alpha:
==> flow/design.v <==
module contador_de_programa(
    input  wire       clk,
    input  wire       reset,
    input  wire [6:0] cantidad_instrucciones,
    output reg  [1:0] fase,
    output reg  [6:0] o_contador,
    output reg        done
);
wire [6:0] siguiente = o_contador + 7'd1;
always @(posedge clk) begin
    if (reset) begin
        fase       <= 2'd0;
        o_contador <= 7'd0;
        done       <= (cantidad_instrucciones == 7'd0);
    end else if (!done) begin
        if (fase == 2'd2) begin
            fase       <= 2'd0;
            o_contador <= siguiente;
            if (siguiente == cantidad_instrucciones)
                done <= 1'b1;
        end else begin
            fase <= fase + 2'd1;
        end
    end
end
endmodule
module unidad_control
(
    input  [3:0] instruction,
    output reg       write_enable_RB,
    output reg       read_ram,
    output reg       write_ram,
    output reg [3:0] alu_opcode,
    output reg       valido
);
always @* begin
    write_enable_RB = 1'b0;
    read_ram        = 1'b0;
    write_ram       = 1'b0;
    alu_opcode      = 4'b0000;
    valido          = 1'b1;
    case (instruction)
        4'b0000: begin write_enable_RB = 1'b1; alu_opcode = 4'b0000; end  
        4'b0001: begin write_enable_RB = 1'b1; alu_opcode = 4'b0001; end  
        4'b0010: begin write_enable_RB = 1'b1; alu_opcode = 4'b0010; end  
        4'b0011: begin write_enable_RB = 1'b1; alu_opcode = 4'b0110; end  
        4'b0100: begin write_enable_RB = 1'b1; alu_opcode = 4'b0111; end  
        4'b0101: begin write_enable_RB = 1'b1; alu_opcode = 4'b1100; end  
        4'b0110: write_ram = 1'b1;                                         
        4'b0111: read_ram  = 1'b1;                                         
        default: valido = 1'b0;                                            
    endcase
end
endmodule
module alu(
    input  [3:0]      op,
    input  [31:0]     din1_alu,
    input  [31:0]     din2_alu,
    output reg [31:0] result_alu
);
always @* begin
    case (op)
        4'b0000: result_alu = din1_alu & din2_alu;
        4'b0001: result_alu = din1_alu | din2_alu;
        4'b0010: result_alu = din1_alu + din2_alu;
        4'b0110: result_alu = din1_alu - din2_alu;
        4'b0111: result_alu = (din1_alu < din2_alu) ? 32'd1 : 32'd0;
        4'b1100: result_alu = ~(din1_alu | din2_alu);
        default: result_alu = 32'd0;
    endcase
end
endmodule
module banco_de_registros(
    input  wire        clk,
    input  wire        reset,
    input  wire [4:0]  read_address_1,
    input  wire [4:0]  read_address_2,
    input  wire [4:0]  write_address,
    input  wire [31:0] data_write,
    input  wire        write_enable,
    output wire [31:0] data_register_1,
    output wire [31:0] data_register_2
);
reg [31:0] mem [0:31];
function [31:0] valor_inicial(input [4:0] r);
    case (r)
        5'd0:  valor_inicial = 32'h000000DE;
        5'd1:  valor_inicial = 32'h0000006F;
        5'd2:  valor_inicial = 32'h00000064;
        5'd3:  valor_inicial = 32'h000000C8;
        5'd7:  valor_inicial = 32'h00000014;
        5'd8:  valor_inicial = 32'h00000015;
        5'd9:  valor_inicial = 32'h00000016;
        5'd10: valor_inicial = 32'h00000052;
        5'd11: valor_inicial = 32'h0000001B;
        5'd12: valor_inicial = 32'h7FFFFFF3;
        5'd16: valor_inicial = 32'h00000017;
        5'd17: valor_inicial = 32'h00000018;
        5'd18: valor_inicial = 32'h00000019;
        default: valor_inicial = 32'h00000000;
    endcase
endfunction
integer i;
always @(posedge clk) begin
    if (reset) begin
        for (i = 0; i < 32; i = i + 1)
            mem[i] <= valor_inicial(i[4:0]);
    end else if (write_enable) begin
        mem[write_address] <= data_write;
    end
end
assign data_register_1 = mem[read_address_1];
assign data_register_2 = mem[read_address_2];
endmodule
module ram(
    input  wire        clk,
    input  wire [31:0] address,
    input  wire [31:0] din,
    input  wire        write_enable,
    output wire [31:0] dout
);
reg [31:0] mem [0:31];
always @(posedge clk) begin
    if (write_enable)
        mem[address[4:0]] <= din;
end
assign dout = mem[address[4:0]];
endmodule
module jericalla_evolucion(
    input  wire        clk,
    input  wire        reset,
    input  wire [6:0]  cantidad_instrucciones,
    output wire [6:0]  imem_addr,
    input  wire [18:0] imem_data,
    output reg  [31:0] data_out,
    output reg         zf,
    output reg         valid,
    output wire        done
);
wire [1:0] fase;
wire [6:0] pc;
contador_de_programa contador_de_programa_inst(
    .clk(clk),
    .reset(reset),
    .cantidad_instrucciones(cantidad_instrucciones),
    .fase(fase),
    .o_contador(pc),
    .done(done)
);
assign imem_addr = pc;
wire       cu_we_rb, cu_read_ram, cu_write_ram, cu_valido;
wire [3:0] cu_alu_opcode;
unidad_control unidad_control_inst(
    .instruction(imem_data[18:15]),
    .write_enable_RB(cu_we_rb),
    .read_ram(cu_read_ram),
    .write_ram(cu_write_ram),
    .alu_opcode(cu_alu_opcode),
    .valido(cu_valido)
);
wire [31:0] rb_dr1, rb_dr2;
reg  [31:0] resultado;
reg        b1_we_rb, b1_read_ram, b1_write_ram, b1_valido;
reg [3:0]  b1_alu_opcode;
reg [4:0]  b1_rd;
reg [31:0] b1_dr1, b1_dr2;
reg        b2_we_rb, b2_valido;
reg [4:0]  b2_rd;
wire activo = !done;
banco_de_registros banco_de_registros_inst(
    .clk(clk),
    .reset(reset),
    .read_address_1(imem_data[9:5]),
    .read_address_2(imem_data[4:0]),
    .write_address(b2_rd),
    .data_write(resultado),
    .write_enable(activo && fase == 2'd2 && b2_we_rb),
    .data_register_1(rb_dr1),
    .data_register_2(rb_dr2)
);
wire [31:0] alu_result;
alu alu_inst(
    .op(b1_alu_opcode),
    .din1_alu(b1_dr1),
    .din2_alu(b1_dr2),
    .result_alu(alu_result)
);
wire [31:0] ram_dout;
ram ram_inst(
    .clk(clk),
    .address(b1_dr1),
    .din(b1_dr2),
    .write_enable(activo && fase == 2'd1 && b1_write_ram),
    .dout(ram_dout)
);
always @(posedge clk) begin
    if (reset) begin
        b1_we_rb  <= 1'b0;
        b1_read_ram <= 1'b0;
        b1_write_ram <= 1'b0;
        b1_valido <= 1'b0;
        b2_we_rb  <= 1'b0;
        b2_valido <= 1'b0;
        valid     <= 1'b0;
        zf        <= 1'b0;
    end else begin
        valid <= 1'b0;
        if (activo) begin
            case (fase)
                2'd0: begin
                    b1_we_rb      <= cu_we_rb;
                    b1_read_ram   <= cu_read_ram;
                    b1_write_ram  <= cu_write_ram;
                    b1_valido     <= cu_valido;
                    b1_alu_opcode <= cu_alu_opcode;
                    b1_rd         <= imem_data[14:10];
                    b1_dr1        <= rb_dr1;
                    b1_dr2        <= rb_dr2;
                end
                2'd1: begin
                    b2_we_rb  <= b1_we_rb;
                    b2_valido <= b1_valido;
                    b2_rd     <= b1_rd;
                    if (b1_read_ram)
                        resultado <= ram_dout;
                    else if (b1_write_ram)
                        resultado <= b1_dr2;
                    else
                        resultado <= alu_result;
                end
                default: begin
                    valid    <= b2_valido;
                    data_out <= resultado;
                    if (b2_we_rb)
                        zf <= (resultado == 32'd0);
                end
            endcase
        end
    end
end
endmodule
clock: 11.3 ns
lec_check: 0
cap_margin: 20
core_aspect_ratio: 0.96
core_margin: 2
core_utilization: 65
gpl_routability_driven: 1
gpl_timing_driven: 1
hold_slack_margin: 0.17
min_routing_layer: met1
setup_slack_margin: -0.75
slew_margin: 20
run.sh (not shown) runs the stock make flow with config.mk's settings and CLKGATE_MAP_FILE=.
--- input diff alpha..beta ---
- SETUP_SLACK_MARGIN changed from -0.75 to 3.07
- CTS_CLUSTER_DIAMETER newly set to 26
- the clock period (ns, I/O delays scaled along) changed from 11.3 to 11.0
## What came out
beta: final cell count about 6% above alpha
[beta] met2 wire length rose 12 mm relative to alpha
alpha vs beta, end point of the critical path: banco_de_registros_inst.mem[21][12] vs resultado[27]
Summary of beta over alpha: portion of the post-synthesis area used by sequential elements did not really move, instance area at placement roughly the same, number of antenna violations at the first check in global routing dropped about 13%, tightest hold margin neither gained nor lost much.
Relative to beta, the following input files were edited for gamma:
- a deleted SETUP_SLACK_MARGIN that had been 3.07
- a change of CORE_UTILIZATION from 65 to 52
- a deleted CTS_CLUSTER_DIAMETER that had been 26
- a deleted HOLD_SLACK_MARGIN that had been 0.17
- a deleted CORE_ASPECT_RATIO that had been 0.96
- a deleted GPL_TIMING_DRIVEN that had been 1
- a deleted MIN_ROUTING_LAYER that had been met1
- a deleted GPL_ROUTABILITY_DRIVEN that had been 1
- a change of the clock period (ns, I/O delays scaled along) from 11.0 to 5.6
beta has a lower achievable clock frequency than gamma.
Diff beta -> gamma | combinational power | up by more than half
Per the comparison of gamma with beta, number of cells on the worst hold path held steady, final standard cell count with taps included and fillers excluded shows an increase of 186.
Maximum fanout along the worst path in gamma is 8 higher than in beta
Against beta, gamma comes in about 6% lower on wire length per cell after detailed routing.
As far as multi-input combinational cell area is concerned, beta and gamma perform about the same.
Comparing gamma and beta, area growth from synthesis to layout is lower on gamma.
Against beta, the final cell area of gamma is lower.
Power and IR drop assume default switching activity.
